==> inputs of branch juniper <==
// apollo_top
module apollo_top(
	input clk,
   input rst_n,
	input rs232_rx,	 
	output rs232_tx,	 
	input[7:0] in_ad_data,
	output out_ad_clk,
	output Sftclk,
	output Lchclk,
	output SDout,
	output test1,
	output test2
    );
clock: 4.38 ns
lec_check: 0
cap_margin: 20
cell_pad_in_sites_detail_placement: 0
core_aspect_ratio: 1.55
core_margin: 2
core_utilization: 72
cts_cluster_diameter: 121
gpl_routability_driven: 0
place_density_lb_addon: 0.18
setup_slack_margin: 1.29
slew_margin: 15
run.sh (not shown) runs the stock make flow with config.mk's settings and CLKGATE_MAP_FILE=.
==> inputs of branch tundra, as changes to branch juniper <==
- ABC_AREA: not set -> 1
- CAP_MARGIN: 20 -> 5
- CELL_PAD_IN_SITES_DETAIL_PLACEMENT: 0 -> 2
- CORE_UTILIZATION: 72 -> 43
- HOLD_SLACK_MARGIN: not set -> 0.08
- SETUP_SLACK_MARGIN: 1.29 -> not set
- SLEW_MARGIN: 15 -> 0
==> flow/constraint.sdc (replaced) <==
create_clock -name core_clock -period 5.04 [get_ports {clk}]
set_input_delay 1.0080 -clock core_clock [delete_from_list [all_inputs] [get_ports {clk}]]
set_output_delay 1.0080 -clock core_clock [all_outputs]
set_load 0.01 [all_outputs]
==> results <==
| item | branch juniper | branch tundra |
|---|---|---|
| Vias in the first global route | 34900 | 59200 |
| Met1 track utilization from global routing | 32.0% | 35.8% |
| Cell row count | 128 | 168 |
| Initial standard-cell utilization of the core | 72.6% | 43.2% |
| Yosys synthesis chip area | 0.0570 mm² | 0.0582 mm² |
| Yosys aoi share | 5.78% | 6.44% |
| Clock Skews | 20.4 ps | 48.7 ps |
| Area share, top type | 58.7% | 57.5% |
| Worst setup timing slack at the placement stage | 1010 ps | 1920 ps |
| Floorplan die height | 354 µm | 462 µm |
| Placed Instances | 5344 | 8420 |
| Slack of the worst reg-to-reg path | 1290 ps | 1080 ps |
| Overall routing resource usage | 25.1% | 35.7% |
| Worst slew margin relative to its limit | 28.4% | 5.62% |
| Avg Inst Size Synth | 12.9 µm² | 8.52 µm² |
| Most numerous cell on the critical path | sky130_fd_sc_hd__o21a_1 | sky130_fd_sc_hd__nand2_1 |
| Area inside the core boundary | 0.0785 mm² | 0.135 mm² |
| WP data required | 3500 ps | 4030 ps |
| Number of clock buffers in the layout | 157 | 192 |
| Destination of the worst register-to-register timing path | receiver.get_rssi.rsum[12] | receiver.get_rssi.sum[10] |
| Result of the run | no timing/DRC/antenna violations | no timing/DRC/antenna violations |


==> inputs of 09-18 <==
apollo_top again, from the RTL that the note above started with.
export LEC_CHECK = 0
export ABC_AREA = 1
export CAP_MARGIN = 20
export CORE_ASPECT_RATIO = 1.12
export CORE_MARGIN = 2
export CORE_UTILIZATION = 37
export CTS_CLUSTER_DIAMETER = 243
export GPL_TIMING_DRIVEN = 1
export MIN_ROUTING_LAYER = met2
export PLACE_DENSITY_LB_ADDON = 0.08
export SLEW_MARGIN = 20
create_clock -name core_clock -period 8.32 [get_ports {clk}]
==> 11-27 (differences from 09-18) <==
CORE_ASPECT_RATIO = unset   (was 1.12)
CORE_UTILIZATION = 72   (was 37)
CTS_CLUSTER_DIAMETER = unset   (was 243)
CTS_CLUSTER_SIZE = 74   (was unset)
GPL_TIMING_DRIVEN = unset   (was 1)
MIN_ROUTING_LAYER = unset   (was met2)
PLACE_DENSITY_LB_ADDON = 0.29   (was 0.08)
SLEW_MARGIN = 40   (was 20)
==> flow/constraint.sdc (replaced) <==
create_clock -name core_clock -period 17.9 [get_ports {clk}]
set_input_delay 3.5800 -clock core_clock [delete_from_list [all_inputs] [get_ports {clk}]]
set_output_delay 3.5800 -clock core_clock [all_outputs]
set_load 0.01 [all_outputs]
==> 06-07 (differences from 09-18) <==
ABC_AREA = unset   (was 1)
CORE_ASPECT_RATIO = unset   (was 1.12)
CORE_UTILIZATION = 72   (was 37)
CTS_CLUSTER_DIAMETER = unset   (was 243)
GPL_TIMING_DRIVEN = unset   (was 1)
MIN_ROUTING_LAYER = unset   (was met2)
PLACE_DENSITY_LB_ADDON = 0.0   (was 0.08)
SETUP_SLACK_MARGIN = 1.15   (was unset)
==> flow/constraint.sdc (replaced) <==
create_clock -name core_clock -period 4.45 [get_ports {clk}]
set_input_delay 0.8900 -clock core_clock [delete_from_list [all_inputs] [get_ports {clk}]]
set_output_delay 0.8900 -clock core_clock [all_outputs]
set_load 0.01 [all_outputs]
==> comparison <==
- Of 11-27 and 06-07, 06-07 has the higher power (gap 74%, measured against 06-07).
- Final cell count: 11-27 is larger than 06-07 (about 40%).
- Via count, lowest first: 06-07, 11-27, 09-18.
- Clock power, highest first: 06-07, 09-18, 11-27.
- Between 06-07 and 09-18, the lower routed wire length is in 06-07 (gap 24%, measured against 09-18).
- First-iteration DRC count, highest first: 09-18, 11-27, 06-07.
- In 09-18 the global-route usage is lower than in 11-27, by 6.3 points.
- Against 09-18, the non-clock buffer count of 11-27 is higher by 7.
- The lowest count of clock-buffer cells in the layout belongs to 11-27, the highest to 09-18.


==> run K <==
apollo_top again, from the RTL that the note above started with.
clock: 2.58 ns
lec_check: 0
abc_area: 1
cap_margin: 5
cell_pad_in_sites_detail_placement: 0
cell_pad_in_sites_global_placement: 0
core_aspect_ratio: 1.55
core_margin: 2
core_utilization: 71
cts_cluster_diameter: 360
cts_cluster_size: 15
gpl_routability_driven: 1
max_routing_layer: met4
place_density_lb_addon: 0.18
setup_slack_margin: -0.11
slew_margin: 40
==> inputs of run P, as changes to run K <==
--- a/flow/config.mk
+++ b/flow/config.mk
@@ -8,3 +8,3 @@
 export ABC_AREA = 1
-export CAP_MARGIN = 5
+export CAP_MARGIN = 20
 export CELL_PAD_IN_SITES_DETAIL_PLACEMENT = 0
@@ -19,3 +19,2 @@
 export PLACE_DENSITY_LB_ADDON = 0.18
-export SETUP_SLACK_MARGIN = -0.11
 export SLEW_MARGIN = 40
==> flow/constraint.sdc (replaced) <==
create_clock -name core_clock -period 2.81 [get_ports {clk}]
set_input_delay 0.5620 -clock core_clock [delete_from_list [all_inputs] [get_ports {clk}]]
set_output_delay 0.5620 -clock core_clock [all_outputs]
set_load 0.01 [all_outputs]
==> inputs of run Y, as changes to run K <==
==> flow/config.mk (replaced) <==
export PLATFORM = sky130hd
export DESIGN_NAME = apollo_top
export DESIGN_NICKNAME = apollo_top
export VERILOG_FILES = /design/flow/design.v
export SDC_FILE = /design/flow/constraint.sdc
export NUM_CORES = 4
export LEC_CHECK = 0
export CAP_MARGIN = 20
export CORE_MARGIN = 2
export CORE_UTILIZATION = 68
export SLEW_MARGIN = 20
==> flow/constraint.sdc (replaced) <==
create_clock -name core_clock -period 7.86 [get_ports {clk}]
set_input_delay 1.5720 -clock core_clock [delete_from_list [all_inputs] [get_ports {clk}]]
set_output_delay 1.5720 -clock core_clock [all_outputs]
set_load 0.01 [all_outputs]
==> inputs of run R, as changes to run K <==
--- a/flow/config.mk
+++ b/flow/config.mk
@@ -20,2 +20,2 @@
 export SETUP_SLACK_MARGIN = -0.11
-export SLEW_MARGIN = 40
+export SLEW_MARGIN = 30
==> flow/constraint.sdc (replaced) <==
create_clock -name core_clock -period 2.45 [get_ports {clk}]
set_input_delay 0.4900 -clock core_clock [delete_from_list [all_inputs] [get_ports {clk}]]
set_output_delay 0.4900 -clock core_clock [all_outputs]
set_load 0.01 [all_outputs]
==> reports/qor.csv <==
metric;value;unit
fmax;221;MHz
p_seq;7.11;mW
grtUsageMet1;33.6;%
cpLargestDelayFamily;buffers and inverters;
first_pass_iters;5;
hold_ws;0.359;ns
crit_start;controller.level_r[6];
status;no timing/DRC/antenna violations;
-- figures above: run Y

==> reports/qor.csv <==
metric;value;unit
status;complete, but fails checks;
violatedChecks;setup timing;
cpLargestDelayFamily;AND-OR/OR-AND gates;
setup_slack;-0.178;ns
finalSetupViolCount;1;
-- figures above: run K

==> reports/qor.csv <==
metric;value;unit
first_pass_iters;6;
fmax;361;MHz
hold_ws;0.374;ns
status;no timing/DRC/antenna violations;
pg_clk;13.5;mW
grtUsageMet1;35.7;%
nNonClkInverters;507;
cpLargestDelayFamily;flip-flops;
-- figures above: run P

==> reports/qor.csv <==
metric;value;unit
grtUsageMet1;36.4;%
crit_start;controller.level_r[6];
cpLargestDelayFamily;flip-flops;
setup_slack;-0.226;ns
violatedChecks;setup timing;
status;complete, but fails checks;
hold_ws;0.201;ns
finalSetupViolCount;1;
first_pass_iters;6;
-- figures above: run R



==> run a <==
Starting RTL as in the previous note.
Settings: LEC_CHECK=0, CAP_MARGIN=20, CELL_PAD_IN_SITES_DETAIL_PLACEMENT=1, CELL_PAD_IN_SITES_GLOBAL_PLACEMENT=2, CORE_MARGIN=2, CORE_UTILIZATION=46, MIN_ROUTING_LAYER=met1, PLACE_DENSITY_LB_ADDON=0.3, SLEW_MARGIN=30; clock period 8.78 ns.
==> run b: changes against run a <==
CELL_PAD_IN_SITES_DETAIL_PLACEMENT = default   (was 1)
CELL_PAD_IN_SITES_GLOBAL_PLACEMENT = default   (was 2)
CORE_UTILIZATION = 72   (was 46)
CTS_CLUSTER_SIZE = 32   (was default)
HOLD_SLACK_MARGIN = -0.09   (was default)
MIN_ROUTING_LAYER = default   (was met1)
PLACE_DENSITY_LB_ADDON = default   (was 0.3)
SLEW_MARGIN = 20   (was 30)
==> flow/constraint.sdc (replaced) <==
create_clock -name core_clock -period 17.0 [get_ports {clk}]
set_input_delay 3.4000 -clock core_clock [delete_from_list [all_inputs] [get_ports {clk}]]
set_output_delay 3.4000 -clock core_clock [all_outputs]
set_load 0.01 [all_outputs]
==> run c: changes against run a <==
CELL_PAD_IN_SITES_DETAIL_PLACEMENT = default   (was 1)
CELL_PAD_IN_SITES_GLOBAL_PLACEMENT = default   (was 2)
CORE_UTILIZATION = 72   (was 46)
CTS_CLUSTER_DIAMETER = 29   (was default)
CTS_CLUSTER_SIZE = 57   (was default)
HOLD_SLACK_MARGIN = 0.29   (was default)
MIN_ROUTING_LAYER = default   (was met1)
PLACE_DENSITY_LB_ADDON = 0.0   (was 0.3)
SETUP_SLACK_MARGIN = 1.33   (was default)
SLEW_MARGIN = 20   (was 30)
==> flow/constraint.sdc (replaced) <==
create_clock -name core_clock -period 4.48 [get_ports {clk}]
set_input_delay 0.8960 -clock core_clock [delete_from_list [all_inputs] [get_ports {clk}]]
set_output_delay 0.8960 -clock core_clock [all_outputs]
set_load 0.01 [all_outputs]
==> qor.yml <==
top_power_group: "registers"
warnings: 67
pg_clk_mw: 3.03
buffers: 47
status: "no timing/DRC/antenna violations"
grt_pass1_vias: 32900
cts_resized: 0
crit_slowest_cell: "clkdlybuf4s50_1"
rsz0062_at_grt: "no"
worstPathRequired_ns: 13.60
drt-met1-wl_um: 45400
switching_share_pct: 20.2
power.density_mw_per_mm2: 101
initCoreUtil_pct: 72.4
layout.nonclk_buf_share_pct: 0.740
tightest_slew_ns: 1.07
powerComb_mw: 0.0290
Source of the figures above: run b

==> qor.yml <==
status: "no timing/DRC/antenna violations"
worstPathRequired_ns: 3.58
initCoreUtil_pct: 72.4
grt_pass1_vias: 36500
buffers: 81
layout.nonclk_buf_share_pct: 1.32
switching_share_pct: 20.8
tightest_slew_ns: 1.04
power.density_mw_per_mm2: 469
crit_slowest_cell: "dfstp_2"
pg_clk_mw: 19.0
rsz0062_at_grt: "yes"
drt-met1-wl_um: 48500
powerComb_mw: 0.124
cts_resized: 32
warnings: 68
Source of the figures above: run c

==> qor.yml <==
drt-met1-wl_um: 51900
pg_clk_mw: 6.30
endpoint: "test1"
io_buffer_count: 17
switching_share_pct: 20.2
grt_pass1_vias: 35500
setup_slack_ns: 4.17
top_power_group: "registers"
buffers: 53
dpl_cell_area_mm2: 0.0589
power.density_mw_per_mm2: 199
rsz0062_at_grt: "no"
comb_share_pct: 33.9
cts_resized: 0
clk_share_pct: 7.72
yosysWarnings: 17
top_level_ports: 18
powerComb_mw: 0.0571
tightest_slew_ns: 0.994
layout.nonclk_buf_share_pct: 0.887
status: "no timing/DRC/antenna violations"
top_usage_layer: "met2"
Source of the figures above: run a



==> inputs of v25 <==
apollo_top again, from the RTL that the note above started with.
Settings: LEC_CHECK=0, ABC_AREA=0, CAP_MARGIN=25, CORE_MARGIN=10, CORE_UTILIZATION=65, CTS_CLUSTER_DIAMETER=254, MAX_ROUTING_LAYER=met5, PLACE_DENSITY_LB_ADDON=0.21, SETUP_SLACK_MARGIN=-0.66, SLEW_MARGIN=20, TNS_END_PERCENT=5; clock period 6.76 ns.
==> inputs of v16, as changes to v25 <==
- ABC_AREA: 0 -> unset
- CAP_MARGIN: 25 -> 20
- CORE_MARGIN: 10 -> 2
- CORE_UTILIZATION: 65 -> 72
- CTS_CLUSTER_DIAMETER: 254 -> 28
- CTS_CLUSTER_SIZE: unset -> 51
- MAX_ROUTING_LAYER: met5 -> unset
- PLACE_DENSITY_LB_ADDON: 0.21 -> 0.0
- SETUP_SLACK_MARGIN: -0.66 -> 1.31
==> flow/constraint.sdc (replaced) <==
create_clock -name core_clock -period 4.41 [get_ports {clk}]
set_input_delay 0.8820 -clock core_clock [delete_from_list [all_inputs] [get_ports {clk}]]
set_output_delay 0.8820 -clock core_clock [all_outputs]
set_load 0.01 [all_outputs]
==> summary of the runs <==
Against v25, the sequential share of layout area of v16 is lower by 3.2 points.
Between v16 and v25, the lower hold slack is in v25 (gap 0.015 ns).
Between v16 and v25, the lower global-route usage is in v25 (gap 7.7 points).
Against v16, the die area of v25 is larger by about 23%.


==> 05-03: inputs <==
Starting RTL as in the previous note.
make LEC_CHECK=0 ABC_AREA=1 CAP_MARGIN=5 CELL_PAD_IN_SITES_DETAIL_PLACEMENT=1 CELL_PAD_IN_SITES_GLOBAL_PLACEMENT=2 CORE_ASPECT_RATIO=1.55 CORE_MARGIN=2 CORE_UTILIZATION=59 CTS_CLUSTER_DIAMETER=25 CTS_CLUSTER_SIZE=50 GPL_ROUTABILITY_DRIVEN=1 GPL_TIMING_DRIVEN=0 HOLD_SLACK_MARGIN=0.08 MAX_ROUTING_LAYER=met4 MIN_ROUTING_LAYER=met2 PLACE_DENSITY_LB_ADDON=0.18 SETUP_SLACK_MARGIN=0.44 SLEW_MARGIN=35 TNS_END_PERCENT=55 finish   # period 5.04 ns
==> 03-24 (differences from 05-03) <==
==> flow/config.mk (replaced) <==
export PLATFORM = sky130hd
export DESIGN_NAME = apollo_top
export DESIGN_NICKNAME = apollo_top
export VERILOG_FILES = /design/flow/design.v
export SDC_FILE = /design/flow/constraint.sdc
export NUM_CORES = 4
export LEC_CHECK = 0
export CAP_MARGIN = 20
export CORE_MARGIN = 2
export CORE_UTILIZATION = 65
export SETUP_SLACK_MARGIN = 3.87
export SLEW_MARGIN = 20
==> flow/constraint.sdc (replaced) <==
create_clock -name core_clock -period 14.1 [get_ports {clk}]
set_input_delay 2.8200 -clock core_clock [delete_from_list [all_inputs] [get_ports {clk}]]
set_output_delay 2.8200 -clock core_clock [all_outputs]
set_load 0.01 [all_outputs]
==> notes <==
- Against 05-03, the die size of 03-24 is lower by about 11%.
- Between 03-24 and 05-03, the lower synthesized cell count is in 03-24 (gap 35%, measured against 05-03).
- 05-03 failed in 3_1_place_gp_skip_io. 03-24 passed the timing, design-rule and antenna checks.
- Between 03-24 and 05-03, the lower area after synthesis is in 03-24 (gap 2.0%, measured against 05-03).
==> figures <==
item                                                                             05-03                     03-24
Cell row count                                                                     143                       108
Starting Density                                                                 59.4%                     65.6%
Status                                                                  did not finish   complete, no violations
Last stage reached                                                3_1_place_gp_skip_io                         -
Yosys top cell area share                                                        57.5%                     58.7%
Core Box Area                                                               97900 um^2                86900 um^2
Simple-gate share of the synthesized area                                        25.8%                     8.31%
Total die size                                                             101000 um^2                90100 um^2
Xor and xnor fraction of the mapped netlist area                                 1.02%                     1.71%
Y dimension of the die                                                          395 um                    300 um
Most popular library cell in the synthesized design by count  sky130_fd_sc_hd__nand2_1  sky130_fd_sc_hd__dfrtp_1
Compound-gate portion of the synthesized area                                    6.44%                     5.78%
Yosys-reported design area after synthesis                                  58200 um^2                57000 um^2
Cells after synthesis                                                             6825                      4423
Fa+ha+maj area frac                                                              2.41%                     2.45%
Die Wd                                                                          256 um                    300 um
Synthesized area                                                            58200 um^2                57000 um^2
Number of cell instances after yosys synthesis                                    6825                      4423
Mux cell area share                                                            0.0947%                     19.5%
Power is estimated from default activity; no workload was simulated.
